P:
Design pcie_pio_ctrl, start of the top module:
module pcie_pio_ctrl (
  input          clk,
  input          reset,
  input          tvalid,
  input  [63:0]  tdata,
  output         tready,
  input  [7:0]   tstrb,
  input  [21:0]  tuser,
  input          tlast,
  output [7:0]   cfg_addr,
  output [31:0]  cfg_wr_data,
  output         cfg_rd_cmd,
  output         cfg_wr_cmd,
  input  [31:0]  cfg_rd_data,
  input          cfg_valid,
  output         fifo0_wr_cmd,
  output [131:0] fifo0_wr_data,
  input          fifo0_empty_flag,
  input          fifo0_full_flag,
  input          fifo0_prog_full_flag,
  input          fifo1_full_flag,
  input          fifo1_empty_flag,
  output         fifo1_rd_cmd,
  input  [131:0] fifo1_rd_data,
  input  [7:0]   cfg_bus_number,
  input  [4:0]   cfg_device_number,
  input  [2:0]   cfg_function_number,
  input          lnk_up,
  input          cfg_to_turnoff,
  output         cfg_to_turnoff_ok,
  output         tx_tvalid,
  output [63:0]  tx_tdata,
  input          tx_tready,
  output [7:0]   tx_tstrb,
  output         tx_tlast
);
Settings: LEC_CHECK=0, ABC_AREA=0, CAP_MARGIN=20, CELL_PAD_IN_SITES_DETAIL_PLACEMENT=0, CORE_ASPECT_RATIO=0.91, CORE_MARGIN=2, CORE_UTILIZATION=70, CTS_CLUSTER_DIAMETER=57, CTS_CLUSTER_SIZE=41, GPL_TIMING_DRIVEN=1, HOLD_SLACK_MARGIN=-0.1, PLACE_DENSITY=0.63, SETUP_SLACK_MARGIN=0.69, SLEW_MARGIN=20, TNS_END_PERCENT=90; clock period 2.84 ns.
run.sh (not shown) runs the stock make flow with config.mk's settings and CLKGATE_MAP_FILE=.
### P -> Q
==> flow/config.mk <==
export PLATFORM = sky130hd
export DESIGN_NAME = pcie_pio_ctrl
export DESIGN_NICKNAME = pcie_pio_ctrl
export VERILOG_FILES = /design/flow/design.v
export SDC_FILE = /design/flow/constraint.sdc
export NUM_CORES = 4
export LEC_CHECK = 0
export ABC_AREA = 0
export CAP_MARGIN = 20
export CELL_PAD_IN_SITES_DETAIL_PLACEMENT = 0
export CORE_ASPECT_RATIO = 1.67
export CORE_MARGIN = 2
export CORE_UTILIZATION = 72
export GPL_TIMING_DRIVEN = 1
export PLACE_DENSITY_LB_ADDON = 0.0
export SETUP_SLACK_MARGIN = 2.21
export SLEW_MARGIN = 20
export TNS_END_PERCENT = 90
==> flow/constraint.sdc <==
create_clock -name core_clock -period 7.44 [get_ports {clk}]
set_input_delay 1.4880 -clock core_clock [delete_from_list [all_inputs] [get_ports {clk}]]
set_output_delay 1.4880 -clock core_clock [all_outputs]
set_load 0.01 [all_outputs]
==> results <==
- Re final-layout worst hold slack: P was lower than Q.
- Of the two values seen for worst-path cell with the longest stage delay, o21ai_2 was produced by Q and or4_4 by P.
- Q: met3 wirelength from detailed routing is about 36% lower than what P reported.
- From P to Q the numbers moved as follows: final wirelength dropped about 14%; sum of met2 wire segment lengths after detailed routing -7900 um.
- Q finished all stages; the layout is clean.
- Looking at the reports, P completed the entire flow and the layout it produced met the timing, DRC and antenna checks.
What R does differently from Q at the input level:
diff --git a/flow/config.mk b/flow/config.mk
--- a/flow/config.mk
+++ b/flow/config.mk
@@ -11,8 +11,7 @@
 export CORE_ASPECT_RATIO = 1.67
 export CORE_MARGIN = 2
-export CORE_UTILIZATION = 72
+export CORE_UTILIZATION = 64
 export GPL_TIMING_DRIVEN = 1
-export PLACE_DENSITY_LB_ADDON = 0.0
-export SETUP_SLACK_MARGIN = 2.21
+export PLACE_DENSITY_LB_ADDON = 0.02
 export SLEW_MARGIN = 20
 export TNS_END_PERCENT = 90
==> flow/constraint.sdc <==
create_clock -name core_clock -period 2.84 [get_ports {clk}]
set_input_delay 0.5680 -clock core_clock [delete_from_list [all_inputs] [get_ports {clk}]]
set_output_delay 0.5680 -clock core_clock [all_outputs]
set_load 0.01 [all_outputs]
Notes after the runs:
Comparing final design utilization for R and Q, the bigger number came from Q.
R against Q: number of levels the H-tree was split into has increased; pin count of the biggest net entering global routing went down by 42%.
Changes in S relative to R:
==> flow/config.mk <==
export PLATFORM = sky130hd
export DESIGN_NAME = pcie_pio_ctrl
export DESIGN_NICKNAME = pcie_pio_ctrl
export VERILOG_FILES = /design/flow/design.v
export SDC_FILE = /design/flow/constraint.sdc
export NUM_CORES = 4
export LEC_CHECK = 0
export CAP_MARGIN = 20
export CORE_MARGIN = 2
export CORE_UTILIZATION = 19
export SLEW_MARGIN = 20
==> flow/constraint.sdc <==
create_clock -name core_clock -period 13.2 [get_ports {clk}]
set_input_delay 2.6400 -clock core_clock [delete_from_list [all_inputs] [get_ports {clk}]]
set_output_delay 2.6400 -clock core_clock [all_outputs]
set_load 0.01 [all_outputs]
==> results <==
- In S the clock network power share turned out 3.0 points higher than in R.
- Taking R as the reference, in S share of total power in combinational logic down 0.2 points, final cell count without fillers up 2805, routed wire length up 13%, core region area up 0.22 sq mm.
- Post-layout period usage of the worst path for S is lower than for R.
- Critical path data required time, S and R: higher on S
- Of S and R, R shows the higher register share of total power, with S below it.
- Count of hold-fix buffers inserted at cts came out exactly the same in S and R.
- Looking only at clock network area share, and setting everything else aside, the higher value of S and R goes to S.
[inputs] T vs S
diff --git a/flow/config.mk b/flow/config.mk
--- a/flow/config.mk
+++ b/flow/config.mk
@@ -6,6 +6,7 @@
 export NUM_CORES = 4
 export LEC_CHECK = 0
+export ABC_AREA = 1
 export CAP_MARGIN = 20
 export CORE_MARGIN = 2
-export CORE_UTILIZATION = 19
+export CORE_UTILIZATION = 57
 export SLEW_MARGIN = 20
==> flow/constraint.sdc <==
create_clock -name core_clock -period 5.95 [get_ports {clk}]
set_input_delay 1.1900 -clock core_clock [delete_from_list [all_inputs] [get_ports {clk}]]
set_output_delay 1.1900 -clock core_clock [all_outputs]
set_load 0.01 [all_outputs]
### Flow results
Relative to S, met1 layer usage reported by global route has increased by 28 points in T.
Summary of T over S: maximum fanout along the worst path picked up an extra about 160%, netlist area before placement rose by 0.0019 sq mm.
T against S: wire length on met3 rose by 3.2%, number of tap instances fell by 66%, count of placed standard cells in the final layout, fillers left out fell by 8.4%, number of placed cells counting well taps fell by about 9%.
In T, the wire length of the first global-routing pass came out 14000 um below the value in S.
Summary of the comparison: wire length on met2 is lower in T, relative to S.
Setup slack: T less than S
Diff S..T | total number of sequential cells | unchanged

========
Starting RTL as in the previous note.
Settings: LEC_CHECK=0, ABC_AREA=0, CAP_MARGIN=20, CELL_PAD_IN_SITES_DETAIL_PLACEMENT=0, CORE_ASPECT_RATIO=1.67, CORE_MARGIN=2, CORE_UTILIZATION=72, CTS_CLUSTER_DIAMETER=66, GPL_TIMING_DRIVEN=1, PLACE_DENSITY_LB_ADDON=0.02, SETUP_SLACK_MARGIN=0.69, SLEW_MARGIN=20, TNS_END_PERCENT=90; clock period 2.87 ns.
Edit:
==> flow/config.mk (replaced) <==
export PLATFORM = sky130hd
export DESIGN_NAME = pcie_pio_ctrl
export DESIGN_NICKNAME = pcie_pio_ctrl
export VERILOG_FILES = /design/flow/design.v
export SDC_FILE = /design/flow/constraint.sdc
export NUM_CORES = 4
export LEC_CHECK = 0
export CAP_MARGIN = 20
export CORE_MARGIN = 2
export CORE_UTILIZATION = 72
export SETUP_SLACK_MARGIN = -0.28
export SLEW_MARGIN = 20
==> flow/constraint.sdc (replaced) <==
create_clock -name core_clock -period 2.81 [get_ports {clk}]
set_input_delay 0.5620 -clock core_clock [delete_from_list [all_inputs] [get_ports {clk}]]
set_output_delay 0.5620 -clock core_clock [all_outputs]
set_load 0.01 [all_outputs]
Result: With this change the flow finished but fails on setup timing; worst setup slack is worse by 0.18 ns; final area came out lower by 4.1%; combinational power came out lower by about 10%.

========
pcie_pio_ctrl again, from the RTL that the note above started with.
==> flow/config.mk <==
export PLATFORM = sky130hd
export DESIGN_NAME = pcie_pio_ctrl
export DESIGN_NICKNAME = pcie_pio_ctrl
export VERILOG_FILES = /design/flow/design.v
export SDC_FILE = /design/flow/constraint.sdc
export NUM_CORES = 4
export LEC_CHECK = 0
export CAP_MARGIN = 20
export CORE_MARGIN = 2
export CORE_UTILIZATION = 72
export CTS_CLUSTER_DIAMETER = 262
export CTS_CLUSTER_SIZE = 94
export PLACE_DENSITY = 0.41
export SETUP_SLACK_MARGIN = 0.83
export SLEW_MARGIN = 20
==> flow/constraint.sdc <==
create_clock -name core_clock -period 2.81 [get_ports {clk}]
set_input_delay 0.5620 -clock core_clock [delete_from_list [all_inputs] [get_ports {clk}]]
set_output_delay 0.5620 -clock core_clock [all_outputs]
set_load 0.01 [all_outputs]
The baseline aborted during 5_1_grt (ODB-0269).
Then changed:
Settings changed: CTS_CLUSTER_DIAMETER 262 to 400, CTS_CLUSTER_SIZE 94 to 10, PLACE_DENSITY 0.41 to not set, PLACE_DENSITY_LB_ADDON set to 0.07, SETUP_SLACK_MARGIN 0.83 to 0.44.
Now the flow finished with negative setup slack left. Area after synthesis stays the same. Die area is unchanged. Synthesized cell count does not change.
Then changed:
Settings changed: CORE_UTILIZATION 72 to 66, CTS_CLUSTER_DIAMETER 400 to not set, CTS_CLUSTER_SIZE 10 to not set, PLACE_DENSITY_LB_ADDON 0.07 to not set, SETUP_SLACK_MARGIN 0.44 to 0.72.
What happened: With this change the flow passed the timing, DRC and antenna checks; maximum frequency grows by about 2.2%; synthesized area stays the same; final area increases by about 7%; global-route usage decreases by 3.5 points; total power went up by about 1.6%; routed wire length goes up by 22%; critical path depth went down by 2; count of clock-buffer cells in the layout went down by 34; non-clock buffer count climbs by 162; setup slack gains 0.061 ns.
Then changed:
Settings changed: CORE_UTILIZATION 66 to 70, CTS_CLUSTER_DIAMETER set to 329, CTS_CLUSTER_SIZE set to 23, SETUP_SLACK_MARGIN 0.72 to 0.5.
After rerunning:
- non-clock buffer count goes down by 179
- via count goes down by 13%
- total power goes down by 19%
- clock-buffer cell count decreases by 84
- critical path depth came out higher by 3
- sequential power stays flat
- register-to-register slack gains 0.31 ns
- setup slack is better by 0.31 ns
- hold slack degrades by 0.12 ns
Then changed:
Settings changed: CORE_UTILIZATION 70 to 72, CTS_CLUSTER_DIAMETER 329 to not set, CTS_CLUSTER_SIZE 23 to 14, SETUP_SLACK_MARGIN 0.5 to 0.73.
With this change the flow finished but failed the layout checks on negative setup slack.
Maximum frequency is lower by 28%.
Worst setup slack degrades by 0.94 ns.
Area after synthesis is unchanged.
Clock-buffer cell count is higher by 68.

========
== run 5 ==
pcie_pio_ctrl again, from the RTL that the note above started with.
clock: 7.44 ns
lec_check: 0
abc_area: 0
cap_margin: 0
cell_pad_in_sites_detail_placement: 0
core_aspect_ratio: 1.67
core_margin: 2
core_utilization: 72
cts_cluster_size: 52
gpl_timing_driven: 1
hold_slack_margin: 0.3
place_density_lb_addon: 0.0
setup_slack_margin: 2.21
slew_margin: 20
tns_end_percent: 90
Edits applied to the flow inputs when going from run 5 to run 2:
Settings: CTS_CLUSTER_SIZE: 52 -> unset; HOLD_SLACK_MARGIN: 0.3 -> 0.27; CAP_MARGIN: 0 -> 15.
### Flow results
Going from run 5 to run 2, first-iteration DRC count neither gained nor lost much; area of the multi-input gates held steady; number of multi-input logic gates has remained practically unchanged. Summary of run 2 over run 5: core utilization shows no meaningful change; clock network fraction of total power was more or less identical; critical path depth has remained practically unchanged. Run 5 -> run 2: last weighted congestion value of the routability-driven placer delta 0, exact match. From run 2 to run 5, maximum root-to-sink buffer count did not move at all.

========
Setup of build 48:
Starting RTL as in the previous note.
Settings: LEC_CHECK=0, ABC_AREA=1, CAP_MARGIN=20, CELL_PAD_IN_SITES_DETAIL_PLACEMENT=2, CELL_PAD_IN_SITES_GLOBAL_PLACEMENT=1, CORE_ASPECT_RATIO=0.68, CORE_MARGIN=2, CORE_UTILIZATION=40, CTS_CLUSTER_SIZE=35, GPL_TIMING_DRIVEN=0, HOLD_SLACK_MARGIN=0.26, MIN_ROUTING_LAYER=met1, SLEW_MARGIN=10, TNS_END_PERCENT=35; clock period 3.04 ns.
The flow for build 48 finished, though final verification flagged setup timing.
Modified inputs, build 8 compared to build 48
Settings: removing GPL_TIMING_DRIVEN (formerly 0); removing CELL_PAD_IN_SITES_GLOBAL_PLACEMENT (formerly 1); removing HOLD_SLACK_MARGIN (formerly 0.26); changing CORE_UTILIZATION from 40 to 70; removing CTS_CLUSTER_SIZE (formerly 35); removing CORE_ASPECT_RATIO (formerly 0.68); changing SLEW_MARGIN from 10 to 20; removing TNS_END_PERCENT (formerly 35); removing MIN_ROUTING_LAYER (formerly met1); removing CELL_PAD_IN_SITES_DETAIL_PLACEMENT (formerly 2); changing the clock period (ns, I/O delays scaled along) from 3.04 to 13.2.
Notes after the runs:
- Build 8 went all the way through synthesis, placement and routing and the layout is clean on timing, DRC and antenna.
- The flow for build 48 finished, though final verification flagged setup timing.
- Compared with build 48, in build 8 depth of the critical timing path with buffers and inverters included down 1; insertion delay at the late pin of the worst-skew pair decreased 60 ps; number of cells after detailed placement lower.
- Relative to build 48, share of the clock period used by the worst path has decreased by 58 points in build 8.
- Of build 48 and build 8, the run reporting the higher non-clock buffering overhead in the final layout was build 48.
- Setup slack in build 8 is larger than in build 48.
- Build 8 -> build 48: synthesized area per cell delta 0, exact match
> inputs changed (build 8 -> build 33)
Settings: swapping 70 for 40 in CORE_UTILIZATION; putting CTS_CLUSTER_SIZE at 35 where nothing was set; clearing ABC_AREA, which used to be 1; swapping 13.2 for 4.38 in the clock period (ns, I/O delays scaled along).
==> comparison <==
For build 8 and build 33, there was not a single run that failed to finish clean. Die area (build 33 vs. build 8) increases by more than half. A end of the critical path of u_enc.tx_tdata[6]$_SDFFE_PP0P_ is what build 33 shows, while u_rf.array_reg[14][8]$_SDFFCE_PN1P_ belongs to build 8. Compared with build 8, build 33 shows final instance area higher by about 0.33%. [compare] base=build 8 new=build 33: global routing usage on met3 dropped 4.8 points, sequential share of cell area has decreased, post-layout instance count excluding filler cells went down, complex-gate fraction of the synthesized area went down by 1.7 points. Max global-route wire length before repair across build 8 and build 33: build 8.
Input changes introduced in build 15 (baseline for comparison: build 33):
Settings: CORE_UTILIZATION: 40 -> 59; CTS_CLUSTER_SIZE: 35 -> unset; the clock period (ns, I/O delays scaled along): 4.38 -> 4.52.
[summary]
- The number of clock buffers in the layout of build 15 falls short of that of build 33 by about 5%.
- In build 15 the setup slack turned out 180 ps higher than in build 33.
- The total vias in the final route was comparable across build 33 and build 15.
- Shortest clock period the worst path allows after layout: build 15 < build 33
- Result for build 33 and build 15: all clean
Here is what was changed in the inputs of build 60 compared with build 15.
Settings: a change of the clock period (ns, I/O delays scaled along) from 4.52 to 3.27.
Notes after the runs:
- The post-detailed-placement half-perimeter wirelength in build 60 sits about 1.5% above the value recorded for build 15.
- Taking build 15 as the reference, in build 60 post-detailed-routing wire length rose by 5.9%; layout buffer count excluding clock buffers picked up an extra 62.
- Looking at pre-CTS setup slack across build 60 and build 15, the one that comes out lower is build 60.
- Every stage of the flow completed for build 15, and the final layout passed the timing, DRC and antenna checks.
- Build 60 did not stop at any stage, and its layout met the timing, DRC and antenna checks.
- The met2 routed wirelength number comes out lower for build 15 vs build 60.
The inputs of build 4 differ from those of build 60 as listed below.
Settings: swapping 59 for 68 in CORE_UTILIZATION; putting ABC_AREA at 1 where nothing was set; swapping 3.27 for 13.8 in the clock period (ns, I/O delays scaled along).
- Build 4 | stages: all done | timing, DRC, antenna: all pass
- Build 60 vs build 4, slowest library cell on the worst path: sky130_fd_sc_hd__or4_4 vs sky130_fd_sc_hd__nor2_4
- Across both runs, non-filler instance count after layout was higher for build 4 than for build 60.
- Per the comparison of build 4 with build 60, post-synthesis cell count from yosys picked up an extra 1961; share of the clock period used by the worst path after layout dropped 44 points; part of the total power dissipated in sequential elements went up 1.4 points.
Power and IR drop assume default switching activity.
